== v28 ==
## smul_q31
module smul_q31 (
    input  logic        clk,
    input  logic        reset,
    input  logic        go,
    input  logic [31:0] left,
    input  logic [31:0] right,
    output logic [31:0] out,
    output logic        done
);
Size: ~4,000 cells after synthesis, roughly 98 flip-flops, ~38,000 µm² of cells after synthesis.
Settings: LEC_CHECK=0, CAP_MARGIN=20, CORE_ASPECT_RATIO=0.5, CORE_MARGIN=6, CORE_UTILIZATION=51, CTS_CLUSTER_DIAMETER=305, CTS_CLUSTER_SIZE=99, MAX_ROUTING_LAYER=met4, PLACE_DENSITY=0.75, SLEW_MARGIN=20; clock period 10.2 ns.
run.sh (not shown) runs the stock make flow with config.mk's settings and CLKGATE_MAP_FILE=.
### v28 -> v35
- MAX_ROUTING_LAYER no longer set, was met4
- CTS_CLUSTER_SIZE no longer set, was 99
- CTS_CLUSTER_DIAMETER no longer set, was 305
- CORE_MARGIN now 2, was 6
- SETUP_SLACK_MARGIN now 2.5, previously not set
- CORE_ASPECT_RATIO no longer set, was 0.5
- PLACE_DENSITY no longer set, was 0.75
- CORE_UTILIZATION now 9, was 51
- the clock period (ns, I/O delays scaled along) now 10.9, was 10.2
==> results <==
- Internal portion of total power was higher in the run labelled v28.
- Sort v28 and v35 by total sequential power desc -> top: v28
- Summary of v35 over v28: transition at the pin with the smallest max-transition slack fell by 290 ps; instance count of the mapped netlist did not really move; count of clock-net buffers in the final layout down 1; overall power consumption shows an increase of about 1.3%; worst setup margin rose by 1380 ps.
Relative to v35, the following input files were edited for v11:
- SETUP_SLACK_MARGIN removed (was 2.5)
- PLACE_DENSITY newly set to 0.38
- CTS_CLUSTER_DIAMETER newly set to 364
- CORE_UTILIZATION changed from 9 to 71
- the clock period (ns, I/O delays scaled along) changed from 10.9 to 12.4
Cells: v11 has fewer instances than v35. In the metrics for v11 and v35, the one carrying the higher data arrival time at the worst-slack endpoint is v11. v11: all stages complete, timing, DRC and antenna checks passed. v11 ended with more largest fanout of any net on the critical path than v35. [diff] cell area, v11 relative to v35: improvement. [diff] maximum ir drop on the vdd rail, v11 relative to v35: regression. Changes observed in v11 relative to v35: power density over the cells barely changed, mean number of vias per cell higher. Compare v11 and v35 | relative contribution of the clock network to total power lower: v35. The estimated power of v11 ends up lower than the estimate for v35. Against v35, v11 comes in 680 ps higher on setup slack.
diff inputs: v11 => v15
- an added CORE_ASPECT_RATIO of 0.7
- an added TNS_END_PERCENT of 10
- an added ABC_AREA of 1
- a deleted CTS_CLUSTER_DIAMETER that had been 364
- a deleted PLACE_DENSITY that had been 0.38
- a change of CORE_UTILIZATION from 71 to 64
### Flow results
Higher worst-margin pin slew was reported by v11, not v15.
Clock buffer and inverter area fraction after layout across v11 and v15: no real change.
Higher total wire length after detailed routing among v11 and v15: v15
Of v11 and v15, the run reporting the higher net switching power was v15.
Delta (v15 minus v11): vias per cell decreased by about 9% relative to the old numbers; area overhead of the layout relative to synthesis rose by 0.19 points; leakage power of the design now sits higher.

* * *

run A:
The RTL this note starts from:
==> flow/design.v <==
/*verilator lint_off MULTITOP*/
module num_rpad #(
    parameter int IN_WIDTH  = 32,
    parameter int OUT_WIDTH = 32
) (
    input  logic [ IN_WIDTH-1:0] in,
    output logic [OUT_WIDTH-1:0] out
);
  localparam int EXTEND = OUT_WIDTH - IN_WIDTH;
  assign out = {in, {EXTEND{1'b0}}};
endmodule
module num_sneg #(
    parameter int WIDTH = 32
) (
    input  logic signed [WIDTH-1:0] in,
    output logic signed [WIDTH-1:0] out
);
  assign out = -in;
endmodule
module num_sabs #(
    parameter int WIDTH = 32
) (
    input  logic signed [WIDTH-1:0] in,
    output logic signed [WIDTH-1:0] out
);
  assign out = in[WIDTH-1] ? -in : in;
endmodule
module num_min #(
    parameter int WIDTH = 32
) (
    input  logic [WIDTH-1:0] left,
    input  logic [WIDTH-1:0] right,
    output logic [WIDTH-1:0] out
);
  assign out = (left < right) ? left : right;
endmodule
module num_max #(
    parameter int WIDTH = 32
) (
    input  logic [WIDTH-1:0] left,
    input  logic [WIDTH-1:0] right,
    output logic [WIDTH-1:0] out
);
  assign out = (left > right) ? left : right;
endmodule
module num_smin #(
    parameter int WIDTH = 32
) (
    input  logic signed [WIDTH-1:0] left,
    input  logic signed [WIDTH-1:0] right,
    output logic signed [WIDTH-1:0] out
);
  assign out = (left < right) ? left : right;
endmodule
module num_smax #(
    parameter int WIDTH = 32
) (
    input  logic signed [WIDTH-1:0] left,
    input  logic signed [WIDTH-1:0] right,
    output logic signed [WIDTH-1:0] out
);
  assign out = (left > right) ? left : right;
endmodule
module num_ssignbit #(
    parameter int WIDTH = 32
) (
    input logic signed [WIDTH-1:0] in,
    output logic out
);
  assign out = in[WIDTH-1];
endmodule
module num_sadd #(
    parameter int LEFT_WIDTH = 32,
    parameter int LEFT_LSB = 0,
    parameter int RIGHT_WIDTH = 32,
    parameter int RIGHT_LSB = 0,
    parameter int OUT_WIDTH = 33
) (
    input  logic signed [ LEFT_WIDTH-1:0] left,
    input  logic signed [RIGHT_WIDTH-1:0] right,
    output logic signed [  OUT_WIDTH-1:0] out
);
  logic signed [  LEFT_LSB+LEFT_WIDTH-1:0] left_aligned;
  logic signed [RIGHT_LSB+RIGHT_WIDTH-1:0] right_aligned;
  assign left_aligned = {left, {LEFT_LSB{1'b0}}};
  assign right_aligned = {right, {RIGHT_LSB{1'b0}}};
  assign out = left_aligned + right_aligned;
endmodule
module num_smul #(
    parameter int LEFT_WIDTH = 32,
    parameter int RIGHT_WIDTH = 32,
    parameter int OUT_WIDTH = 64,
    parameter int OUT_LSB = 0
) (
    input  logic signed [ LEFT_WIDTH-1:0] left,
    input  logic signed [RIGHT_WIDTH-1:0] right,
    input  logic                          go,
    input  logic                          reset,
    input  logic                          clk,
    output logic signed [  OUT_WIDTH-1:0] out,
    output logic                          done
);
  logic [1:0] done_buffer;
  assign done = done_buffer[1];
  logic signed [       LEFT_WIDTH-1:0] left_tmp;
  logic signed [      RIGHT_WIDTH-1:0] right_tmp;
  logic signed [OUT_LSB+OUT_WIDTH-1:0] out_tmp;
  assign out = out_tmp[OUT_LSB+OUT_WIDTH-1:OUT_LSB];
  always_ff @(posedge clk) begin
    if (go) begin
      done_buffer[0] <= 1;
      done_buffer[1] <= done_buffer[0];
    end else begin
      done_buffer <= 0;
    end
  end
  always_ff @(posedge clk) begin
    if (!reset && go) begin
      left_tmp  <= left;
      right_tmp <= right;
    end else begin
      left_tmp  <= 0;
      right_tmp <= 0;
    end
  end
  always_ff @(posedge clk) begin
    if (reset) begin
      out_tmp <= 0;
    end else if (go) begin
      out_tmp <= left_tmp * right_tmp;
    end else begin
      out_tmp <= out_tmp;
    end
  end
endmodule
module smul_q31 (
    input  logic        clk,
    input  logic        reset,
    input  logic        go,
    input  logic [31:0] left,
    input  logic [31:0] right,
    output logic [31:0] out,
    output logic        done
);
  num_smul #(
      .LEFT_WIDTH (32),
      .RIGHT_WIDTH(32),
      .OUT_WIDTH  (32),
      .OUT_LSB    (31)
  ) mul (
      .left (left),
      .right(right),
      .go   (go),
      .reset(reset),
      .clk  (clk),
      .out  (out),
      .done (done)
  );
endmodule
export LEC_CHECK = 0
export ABC_AREA = 1
export CAP_MARGIN = 5
export CORE_MARGIN = 2
export CORE_UTILIZATION = 72
export CTS_CLUSTER_DIAMETER = 77
export CTS_CLUSTER_SIZE = 66
export MAX_ROUTING_LAYER = met4
export SETUP_SLACK_MARGIN = -0.61
export SLEW_MARGIN = 20
create_clock -name core_clock -period 6.01 [get_ports {clk}]
Run A did not make it past global routing, where a tool error ended it.
### run A -> run B
# run A
export LEC_CHECK = 0
export ABC_AREA = 1
export CAP_MARGIN = 5
export CORE_MARGIN = 2
export CORE_UTILIZATION = 72
export CTS_CLUSTER_DIAMETER = 77
export CTS_CLUSTER_SIZE = 66
export MAX_ROUTING_LAYER = met4
export SETUP_SLACK_MARGIN = -0.61
export SLEW_MARGIN = 20
create_clock -name core_clock -period 6.01 [get_ports {clk}]
# run B
export LEC_CHECK = 0
export CAP_MARGIN = 20
export CORE_MARGIN = 3
export CORE_UTILIZATION = 70
export CTS_CLUSTER_SIZE = 66
export MAX_ROUTING_LAYER = met4
export SLEW_MARGIN = 20
create_clock -name core_clock -period 6.34 [get_ports {clk}]
[flow] run B | stages: complete | final checks: fail | reason: setup timing. Tally of unique sky130hd cells used after synthesis (run B vs. run A) increases by more than 100%. Run B does better than run A on die area. Compared to run A, run B has fraction of synthesized cell area in xor and xnor cells 0.68 points higher. Between run B and run A, post-placement cell count is higher for run A, run B comes in under that. Fraction of the yosys area taken by sequential cells, run B and run A: higher on run B. Measured against each other, run B and run A differ in chip width, the lower figure coming from run B. Run B vs run A — post-placement worst setup slack dropped 0.23 ns. Against run A, run B reports a synthesized area that is lower. In run B, the yosys stat chip area came out 6.2% below the value in run A. Synthesized cell count, run B vs run A: down by more than 10%.
Input changes introduced in run C (baseline for comparison: run B):
# run B
export LEC_CHECK = 0
export CAP_MARGIN = 20
export CORE_MARGIN = 3
export CORE_UTILIZATION = 70
export CTS_CLUSTER_SIZE = 66
export MAX_ROUTING_LAYER = met4
export SLEW_MARGIN = 20
create_clock -name core_clock -period 6.34 [get_ports {clk}]
# run C
export LEC_CHECK = 0
export CAP_MARGIN = 20
export CORE_MARGIN = 2
export CORE_UTILIZATION = 11
export SETUP_SLACK_MARGIN = 2.5
export SLEW_MARGIN = 20
create_clock -name core_clock -period 12.4 [get_ports {clk}]
==> comparison <==
The final layout from run C, which completed every stage, passed the timing, design-rule and antenna checks at the end of the flow.
First-pass GRT wire length, run C and run B: lower on run C
Between run C and run B, it is run C whose number of antenna repair diodes is lower, by 6.
Compared run C vs run B, and clock transition at the register clock pins on the worst setup and hold paths after CTS is down in run C.
Run C against run B: number of search-and-repair iterations in the first detailed-routing pass down 2, area growth from synthesis to final layout down 3.3 points, global-route usage down 38 points, summed area of non-filler cells in the final layout down about 2.7%.
Delta (run C minus run B): fraction of cell area in non-clock buffers fell 10 points, fmax fell 16 MHz, core occupancy in the finished layout fell 73 points.
Modified inputs, run D compared to run C
# run C
export LEC_CHECK = 0
export CAP_MARGIN = 20
export CORE_MARGIN = 2
export CORE_UTILIZATION = 11
export SETUP_SLACK_MARGIN = 2.5
export SLEW_MARGIN = 20
create_clock -name core_clock -period 12.4 [get_ports {clk}]
# run D
export LEC_CHECK = 0
export CAP_MARGIN = 20
export CORE_MARGIN = 2
export CORE_UTILIZATION = 72
export PLACE_DENSITY = 0.42
export SLEW_MARGIN = 20
create_clock -name core_clock -period 9.72 [get_ports {clk}]
==> comparison <==
Combinational share of power down 1.3 points in run D wrt run C
Run C → run D: internal power increased 0.31 mW; arrival time at the worst endpoint increased 0.19 ns; ratio of final minimum period to clock period increased 22 points.
Floorplan die height sits lower in run D than in run C.
Diff run C -> run D | share of the core filled by cells before placement | increase of 62 points
Power and IR drop assume default switching activity.
